==> inputs of tundra <==
Design booth_walloc, start of the top module:
module booth_walloc# (parameter COMPUTER_WIDTH=32,parameter WIDTH =COMPUTER_WIDTH+2)
(
  input               clk           ,
  input               reset         ,
  input  [COMPUTER_WIDTH:0] src1,
  input  [COMPUTER_WIDTH:0] src2,
  input         in_valid,
  output reg    in_ready,
  output reg    out_valid,
  output [COMPUTER_WIDTH*2-1:0] result
);
reg [WIDTH-1:0] multiplier;
reg [WIDTH*2-1:0] multiplicand;
reg first_doing;
wire ready_to_doing;
assign ready_to_doing = in_ready && in_valid;
always@(posedge clk ) begin
      if (reset ) begin
        in_ready <=1'b0;
      end
      else begin
        in_ready<=1'b1;
      end
      if (ready_to_doing) begin
        first_doing<=1'b1;
      end
      else begin
        first_doing <= 1'b0;
      end
      out_valid <= first_doing;
end
always @(posedge clk ) begin
  if (ready_to_doing) begin
    multiplicand <= {{WIDTH{src1[COMPUTER_WIDTH]}},src1};
    multiplier <= {src2[COMPUTER_WIDTH],src2};
  end
  ...
export LEC_CHECK = 0
export ABC_AREA = 1
export CAP_MARGIN = 20
export CORE_ASPECT_RATIO = 1.64
export CORE_MARGIN = 2
export CORE_UTILIZATION = 72
export CTS_CLUSTER_DIAMETER = 346
export CTS_CLUSTER_SIZE = 37
export GPL_ROUTABILITY_DRIVEN = 0
export MAX_ROUTING_LAYER = met5
export MIN_ROUTING_LAYER = met1
export PLACE_DENSITY_LB_ADDON = 0.27
export SETUP_SLACK_MARGIN = 1.07
export SLEW_MARGIN = 20
export TNS_END_PERCENT = 5
create_clock -name core_clock -period 3.89 [get_ports {clk}]
run.sh (not shown) runs the stock make flow with config.mk's settings and CLKGATE_MAP_FILE=.
==> inputs of sierra, as changes to tundra <==
ABC_AREA = 0   (was 1)
CORE_UTILIZATION = 54   (was 72)
CTS_CLUSTER_DIAMETER = 189   (was 346)
CTS_CLUSTER_SIZE = 41   (was 37)
GPL_ROUTABILITY_DRIVEN = 1   (was 0)
PLACE_DENSITY_LB_ADDON = 0.28   (was 0.27)
SETUP_SLACK_MARGIN = default   (was 1.07)
==> flow/constraint.sdc (replaced) <==
create_clock -name core_clock -period 5.33 [get_ports {clk}]
set_input_delay 1.0660 -clock core_clock [delete_from_list [all_inputs] [get_ports {clk}]]
set_output_delay 1.0660 -clock core_clock [all_outputs]
set_load 0.01 [all_outputs]
==> inputs of maple, as changes to tundra <==
ABC_AREA = default   (was 1)
CORE_ASPECT_RATIO = default   (was 1.64)
CORE_UTILIZATION = 65   (was 72)
CTS_CLUSTER_DIAMETER = 228   (was 346)
CTS_CLUSTER_SIZE = 100   (was 37)
GPL_ROUTABILITY_DRIVEN = default   (was 0)
MAX_ROUTING_LAYER = default   (was met5)
MIN_ROUTING_LAYER = default   (was met1)
PLACE_DENSITY_LB_ADDON = default   (was 0.27)
SETUP_SLACK_MARGIN = default   (was 1.07)
TNS_END_PERCENT = default   (was 5)
==> flow/constraint.sdc (replaced) <==
create_clock -name core_clock -period 7.5 [get_ports {clk}]
set_input_delay 1.5000 -clock core_clock [delete_from_list [all_inputs] [get_ports {clk}]]
set_output_delay 1.5000 -clock core_clock [all_outputs]
set_load 0.01 [all_outputs]
==> inputs of willow, as changes to tundra <==
CELL_PAD_IN_SITES_DETAIL_PLACEMENT = 2   (was default)
CORE_ASPECT_RATIO = default   (was 1.64)
CORE_MARGIN = 5   (was 2)
CORE_UTILIZATION = 47   (was 72)
CTS_CLUSTER_DIAMETER = default   (was 346)
CTS_CLUSTER_SIZE = default   (was 37)
HOLD_SLACK_MARGIN = 0.06   (was default)
MIN_ROUTING_LAYER = default   (was met1)
PLACE_DENSITY_LB_ADDON = 0.23   (was 0.27)
SETUP_SLACK_MARGIN = default   (was 1.07)
TNS_END_PERCENT = default   (was 5)
==> flow/constraint.sdc (replaced) <==
create_clock -name core_clock -period 7.5 [get_ports {clk}]
set_input_delay 1.5000 -clock core_clock [delete_from_list [all_inputs] [get_ports {clk}]]
set_output_delay 1.5000 -clock core_clock [all_outputs]
set_load 0.01 [all_outputs]
==> comparison table <==
| quantity | willow | maple | tundra | sierra |
|---|---|---|---|---|
| Run status | aborted with a tool error | complete, no violations | aborted with a tool error | complete, but fails checks |
| Stage where the flow stopped | 5_1_grt | - | 5_1_grt | - |
| Violated checks | - | - | - | negative setup slack |
| Clock group total power | - | 1.04 mW | - | 1.49 mW |
| Peak supply drop | - | 773 uV | - | 758 uV |
| Power density of the placed cells | - | 473 nW/um2 | - | 650 nW/um2 |
| Setup TNS Final | - | 0 ns | - | -0.234 ns |
| Number of non-filler instances in the completed layout | - | 5283 | - | 5550 |
| Share of final layout cell area taken by clock buffers and inverters | - | 1.38% | - | 1.38% |
| RR Endpoint | - | adder_b[63]$_DFFE_PP_ | - | adder_b[31]$_DFFE_PP_ |
| Worst-path clk slew | - | 0.11 ns | - | 0.12 ns |
| Number of DRC markers in iteration 0 | - | 4873 | - | 3949 |
| Clock Skews | - | 0.0242 ns | - | 0.0375 ns |
| Ant. Diodes | - | 2 | - | 2 |
| Max incr delay on CP | - | 0.69 ns | - | 0.55 ns |


==> 03-01: inputs <==
booth_walloc again, from the RTL that the note above started with.
clock: 5.36 ns
lec_check: 0
abc_area: 0
cap_margin: 20
core_aspect_ratio: 1.01
core_margin: 2
core_utilization: 65
cts_cluster_diameter: 189
cts_cluster_size: 17
gpl_routability_driven: 1
max_routing_layer: met5
min_routing_layer: met1
slew_margin: 20
==> inputs of 02-22, as changes to 03-01 <==
==> flow/config.mk (replaced) <==
export PLATFORM = sky130hd
export DESIGN_NAME = booth_walloc
export DESIGN_NICKNAME = booth_walloc
export VERILOG_FILES = /design/flow/design.v
export SDC_FILE = /design/flow/constraint.sdc
export NUM_CORES = 4
export LEC_CHECK = 0
export CAP_MARGIN = 20
export CORE_MARGIN = 2
export CORE_UTILIZATION = 70
export CTS_CLUSTER_SIZE = 37
export SETUP_SLACK_MARGIN = 0.27
export SLEW_MARGIN = 20
==> flow/constraint.sdc (replaced) <==
create_clock -name core_clock -period 5.07 [get_ports {clk}]
set_input_delay 1.0140 -clock core_clock [delete_from_list [all_inputs] [get_ports {clk}]]
set_output_delay 1.0140 -clock core_clock [all_outputs]
set_load 0.01 [all_outputs]
==> inputs of 09-07, as changes to 03-01 <==
==> flow/config.mk (replaced) <==
export PLATFORM = sky130hd
export DESIGN_NAME = booth_walloc
export DESIGN_NICKNAME = booth_walloc
export VERILOG_FILES = /design/flow/design.v
export SDC_FILE = /design/flow/constraint.sdc
export NUM_CORES = 4
export LEC_CHECK = 0
export ABC_AREA = 1
export CAP_MARGIN = 20
export CORE_ASPECT_RATIO = 1.64
export CORE_MARGIN = 2
export CORE_UTILIZATION = 68
export CTS_CLUSTER_DIAMETER = 346
export CTS_CLUSTER_SIZE = 37
export GPL_ROUTABILITY_DRIVEN = 0
export MAX_ROUTING_LAYER = met5
export MIN_ROUTING_LAYER = met1
export SLEW_MARGIN = 20
export TNS_END_PERCENT = 5
==> flow/constraint.sdc (replaced) <==
create_clock -name core_clock -period 3.89 [get_ports {clk}]
set_input_delay 0.7780 -clock core_clock [delete_from_list [all_inputs] [get_ports {clk}]]
set_output_delay 0.7780 -clock core_clock [all_outputs]
set_load 0.01 [all_outputs]
==> inputs of 08-21, as changes to 03-01 <==
==> flow/config.mk (replaced) <==
export PLATFORM = sky130hd
export DESIGN_NAME = booth_walloc
export DESIGN_NICKNAME = booth_walloc
export VERILOG_FILES = /design/flow/design.v
export SDC_FILE = /design/flow/constraint.sdc
export NUM_CORES = 4
export LEC_CHECK = 0
export CAP_MARGIN = 20
export CORE_MARGIN = 2
export CORE_UTILIZATION = 59
export SETUP_SLACK_MARGIN = 1.31
export SLEW_MARGIN = 20
==> flow/constraint.sdc (replaced) <==
create_clock -name core_clock -period 5.07 [get_ports {clk}]
set_input_delay 1.0140 -clock core_clock [delete_from_list [all_inputs] [get_ports {clk}]]
set_output_delay 1.0140 -clock core_clock [all_outputs]
set_load 0.01 [all_outputs]
==> summary of the runs <==
- 02-22 produced a layout that fails on negative setup slack. 08-21 finished but failed the layout checks on negative setup slack. 09-07 stopped in global routing (5_1_grt) on GRT-0116. 03-01 completed without violations.
- Non-clock buffer count: 08-21 > 02-22 > 03-01.
- Synthesized cell count: 02-22 is smaller than 09-07 (about 12%).
- Critical path depth, highest first: 02-22, 03-01, 08-21.
- Of 02-22 and 08-21, 08-21 has the higher total power (gap 1.4%, measured against 08-21).
- In clock-buffer cell count, 03-01 and 08-21 do not differ.
- Sequential share of layout area, lowest first: 08-21, 02-22, 03-01.


==> inputs of v35 <==
==> flow/design.v <==
module booth_sel(
  input [2:0] src,
  output [3:0] sel
);
wire y_add,y,y_sub;
wire sel_negative,sel_double_negative,sel_positive,sel_double_positive;
assign {y_add,y,y_sub} = src;
assign sel_negative =  y_add & (y & ~y_sub | ~y & y_sub);
assign sel_positive = ~y_add & (y & ~y_sub | ~y & y_sub);
assign sel_double_negative =  y_add & ~y & ~y_sub;
assign sel_double_positive = ~y_add &  y &  y_sub;
assign sel={sel_negative,sel_positive,sel_double_negative,sel_double_positive};
endmodule
module booth_result_sel(
  input [3:0] sel,
  input [1:0] src,
  output      p 
);
wire x,x_sub;
wire sel_negative,sel_double_negative,sel_positive,sel_double_positive;
assign {sel_negative,sel_positive,sel_double_negative,sel_double_positive}=sel;
assign {x,x_sub} =src;
assign p = ~(~(sel_negative & ~x) & ~(sel_double_negative & ~x_sub) 
           & ~(sel_positive & x ) & ~(sel_double_positive &  x_sub));
endmodule
module booth_partial
#(
    parameter WIDTH = 34
)
(
  input [2*WIDTH-1:0]  x_src,
  input [2:0] y_src,
  output [2*WIDTH-1:0]   p_result,
  output                cout 
);
wire y_add,y,y_sub;
assign {y_add,y,y_sub} = y_src;
wire [3:0] sel;
wire sel_negative,sel_double_negative,sel_positive,sel_double_positive;
assign {sel_negative,sel_positive,sel_double_negative,sel_double_positive}=sel;
assign cout=sel_negative || sel_double_negative;
booth_sel booth_sel(
    .src    (y_src),
    .sel    (sel)
);
booth_result_sel partial0(.sel (sel), .src ({x_src[0],1'b0}), .p (p_result[0]));
genvar x;
generate for ( x =1;x<WIDTH*2;x=x+1) begin : gen_partial
    booth_result_sel partial(.sel (sel), .src (x_src[x:x-1]), .p (p_result[x]));
end endgenerate
endmodule
module switch_17x68bits(
   input [1155:0] part_group,
      output [1155:0] sw_group
);
wire [67:0] po16,po15,po14,po13,po12,po11,po10,po09,po08,po07,po06,po05,po04,po03,po02,po01,po00;
assign {po16,po15,po14,po13,po12,po11,po10,po09,po08,po07,po06,po05,po04,po03,po02,po01,po00} = part_group;
genvar x;
generate for ( x =0;x<68;x=x+1) begin : gen_switch
    assign sw_group[(x+1)*17-1:x*17] = {po16[x],po15[x],po14[x],po13[x],po12[x],po11[x],po10[x],po09[x],
                                     po08[x],po07[x],po06[x],po05[x],po04[x],po03[x],po02[x],po01[x],po00[x]};
end endgenerate
endmodule
module walloc_17bits(
    input [16:0] src_in,
    input [13:0]  cin,
    output [13:0] cout_group,
    output      cout,s
);
wire [13:0] c;
wire [4:0] first_s;
csa csa0 (.in (src_in[16:14]), .cout (c[4]), .s (first_s[4]) );
csa csa1 (.in (src_in[13:11]), .cout (c[3]), .s (first_s[3]) );
csa csa2 (.in (src_in[10:08]), .cout (c[2]), .s (first_s[2]) );
csa csa3 (.in (src_in[07:05]), .cout (c[1]), .s (first_s[1]) );
csa csa4 (.in (src_in[04:02]), .cout (c[0]), .s (first_s[0]) );
wire [3:0] secnod_s;
csa csa5 (.in ({first_s[4:2]}             ), .cout (c[8]), .s (secnod_s[3]));
csa csa6 (.in ({first_s[1:0],src_in[1]}   ), .cout (c[7]), .s (secnod_s[2]));
csa csa7 (.in ({src_in[0],cin[4:3]}       ), .cout (c[6]), .s (secnod_s[1]));
csa csa8 (.in ({cin[2:0]}                 ), .cout (c[5]), .s (secnod_s[0]));
wire [1:0] thrid_s;
csa csa9 (.in (secnod_s[3:1]          ), .cout (c[10]), .s (thrid_s[1]));
csa csaA (.in ({secnod_s[0],cin[6:5]} ), .cout (c[09]), .s (thrid_s[0]));
wire [1:0] fourth_s;
csa csaB (.in ({thrid_s[1:0],cin[10]} ),  .cout (c[12]), .s (fourth_s[1]));
csa csaC (.in ({cin[9:7]             }),  .cout (c[11]), .s (fourth_s[0]));
wire fifth_s;
csa csaD (.in ({fourth_s[1:0],cin[11]}),  .cout (c[13]), .s (fifth_s));
csa csaE (.in ({fifth_s,cin[13:12]}   ),  .cout (cout),  .s  (s));
assign cout_group = c;
endmodule
module csa(
  input [2:0] in,
  output cout,s
);
wire a,b,cin;
assign a=in[2];
assign b=in[1];
assign cin=in[0];
assign s = a ^ b ^ cin;
assign cout = a & b | b & cin | a & cin;
endmodule
module booth_walloc# (parameter COMPUTER_WIDTH=32,parameter WIDTH =COMPUTER_WIDTH+2)
(
  input               clk           ,
  input               reset         ,
  input  [COMPUTER_WIDTH:0] src1,
  input  [COMPUTER_WIDTH:0] src2,
  input         in_valid,
  output reg    in_ready,
  output reg    out_valid,
  output [COMPUTER_WIDTH*2-1:0] result
);
reg [WIDTH-1:0] multiplier;
reg [WIDTH*2-1:0] multiplicand;
reg first_doing;
wire ready_to_doing;
assign ready_to_doing = in_ready && in_valid;
always@(posedge clk ) begin
      if (reset ) begin
        in_ready <=1'b0;
      end
      else begin
        in_ready<=1'b1;
      end
      if (ready_to_doing) begin
        first_doing<=1'b1;
      end
      else begin
        first_doing <= 1'b0;
      end
      out_valid <= first_doing;
end
always @(posedge clk ) begin
  if (ready_to_doing) begin
    multiplicand <= {{WIDTH{src1[COMPUTER_WIDTH]}},src1};
    multiplier <= {src2[COMPUTER_WIDTH],src2};
  end
end
wire [1155:0] part_group;
wire [16:0]   part_cout;
booth_partial part0 (.x_src (multiplicand), .y_src({multiplier[1:0],1'b0}), 
                        .p_result (part_group[67:0]), .cout(part_cout[0]));
genvar x;
generate for ( x =1;x<17;x=x+1) begin : gen_walloc_partial
booth_partial part (
                    .x_src ({multiplicand[2*WIDTH-1-2*x:0],
                    {2*x{1'b0}}}), 
                    .y_src({multiplier[(x+1)*2-1:x*2-1]}), 
                    .p_result (part_group[(x+1)*68-1:x*68]), .cout(part_cout[x]));
end endgenerate
wire [1155:0] swo_group; 
switch_17x68bits switch (.part_group (part_group), .sw_group (swo_group));
wire [937:0] wt_cout; 
wire [66:0]  wt_c;
wire [67:0]  wt_s;
walloc_17bits walloc00 (.src_in (swo_group[16:0]), .cin({part_cout[13:0]}), 
                    .cout_group (wt_cout[13:0]),  .cout(wt_c[0]), .s (wt_s[0]));
genvar y;
generate for ( y =1;y<67;y=y+1) begin : gen_walloc
walloc_17bits walloc  (.src_in (swo_group[(y+1)*17-1:y*17]), .cin({wt_cout[y*14-1:(y-1)*14]}), 
                    .cout_group (wt_cout[(y+1)*14-1:y*14]),  .cout(wt_c[y]), .s (wt_s[y]));
end endgenerate
walloc_17bits walloc67(.src_in (swo_group[1155:1139]), .cin({wt_cout[937:924]}), 
                    .cout_group (),  .cout(), .s (wt_s[67]));
reg [67:0] wt_s_buf,wt_c_buf;
reg  part_next_highest_bit;
always@(posedge clk ) begin
  if (first_doing) begin
    wt_c_buf <= {wt_c,part_cout[14]};
    wt_s_buf <= {wt_s};
    part_next_highest_bit <= part_cout[15];
  end
end
wire [WIDTH*2-1:0] adder_a;
wire [WIDTH*2-1:0] adder_b;
wire              adder_cin;
wire [WIDTH*2-1:0] adder_result;
wire        adder_cout;
assign adder_a   = wt_c_buf;
assign adder_b   = wt_s_buf;
assign adder_cin = part_next_highest_bit;
assign {adder_cout, adder_result} = adder_a + adder_b + {{WIDTH*2-2{1'b0}},adder_cin};
assign result = adder_result[COMPUTER_WIDTH*2-1:0];
endmodule
==> flow/run.sh <==
#!/bin/bash
# the make line also repeats each setting of config.mk as NAME=value (left out here)
make -C /OpenROAD-flow-scripts/flow DESIGN_CONFIG=/design/flow/config.mk WORK_HOME=/design/flow/orfs CLKGATE_MAP_FILE= finish
==> flow/config.mk <==
export PLATFORM = sky130hd
export DESIGN_NAME = booth_walloc
export DESIGN_NICKNAME = booth_walloc
export VERILOG_FILES = /design/flow/design.v
export SDC_FILE = /design/flow/constraint.sdc
export NUM_CORES = 4
export LEC_CHECK = 0
export CAP_MARGIN = 20
export CORE_MARGIN = 2
export CORE_UTILIZATION = 67
export CTS_CLUSTER_DIAMETER = 279
export CTS_CLUSTER_SIZE = 100
export PLACE_DENSITY = 0.37
export SLEW_MARGIN = 20
==> flow/constraint.sdc <==
create_clock -name core_clock -period 6.85 [get_ports {clk}]
set_input_delay 1.3700 -clock core_clock [delete_from_list [all_inputs] [get_ports {clk}]]
set_output_delay 1.3700 -clock core_clock [all_outputs]
set_load 0.01 [all_outputs]
==> inputs of v11, as changes to v35 <==
==> flow/config.mk (replaced) <==
export PLATFORM = sky130hd
export DESIGN_NAME = booth_walloc
export DESIGN_NICKNAME = booth_walloc
export VERILOG_FILES = /design/flow/design.v
export SDC_FILE = /design/flow/constraint.sdc
export NUM_CORES = 4
export LEC_CHECK = 0
export ABC_AREA = 1
export CAP_MARGIN = 20
export CORE_MARGIN = 2
export CORE_UTILIZATION = 72
export CTS_CLUSTER_DIAMETER = 190
export CTS_CLUSTER_SIZE = 97
export SETUP_SLACK_MARGIN = 0.64
export SLEW_MARGIN = 20
==> flow/constraint.sdc (replaced) <==
create_clock -name core_clock -period 4.98 [get_ports {clk}]
set_input_delay 0.9960 -clock core_clock [delete_from_list [all_inputs] [get_ports {clk}]]
set_output_delay 0.9960 -clock core_clock [all_outputs]
set_load 0.01 [all_outputs]
==> inputs of v3, as changes to v35 <==
--- a/flow/config.mk
+++ b/flow/config.mk
@@ -7,8 +7,5 @@
 export LEC_CHECK = 0
 export CAP_MARGIN = 20
 export CORE_MARGIN = 2
-export CORE_UTILIZATION = 67
-export CTS_CLUSTER_DIAMETER = 279
-export CTS_CLUSTER_SIZE = 100
-export PLACE_DENSITY = 0.37
+export CORE_UTILIZATION = 40
 export SLEW_MARGIN = 20
==> flow/constraint.sdc (replaced) <==
create_clock -name core_clock -period 7.5 [get_ports {clk}]
set_input_delay 1.5000 -clock core_clock [delete_from_list [all_inputs] [get_ports {clk}]]
set_output_delay 1.5000 -clock core_clock [all_outputs]
set_load 0.01 [all_outputs]
==> impl_metrics.tcl <==
# implementation run metrics
set metrics [dict create \
    cp_max_fo 6 \
    instances_no_fill 5305 \
    clkbuf_count 18 \
    hp-class "flip-flop to flip-flop" \
    status "no timing/DRC/antenna violations" \
    crit_start "adder_a[0]" \
    worst_slack_ns 0.3892 \
]
The numbers above come from v35.

==> impl_metrics.tcl <==
# implementation run metrics
set metrics [dict create \
    status "no timing/DRC/antenna violations" \
    worst_slack_ns 0.7246 \
    clkbuf_count 17 \
    hp-class "flip-flop to flip-flop" \
    crit_start "adder_a[0]" \
    cp_max_fo 6 \
]
The numbers above come from v3.

==> impl_metrics.tcl <==
# collected from the flow reports
set metrics [dict create \
    error_line "[ERROR GRT-0232] Routing congestion too high. Check the congestion heatmap in the GUI." \
    cts_sinks 198 \
    grtUsageTotal_pct 75.43 \
    holdBufCountCts 0 \
    status "stopped before the end" \
    dpl.hpwl_um 134400 \
    mux_area_share_pct 0 \
    grt-ovfl-total 86 \
    yosysUniqueCellTypes 47 \
    haltStage "global routing" \
]
The numbers above come from v11.

Power and IR drop assume default switching activity.
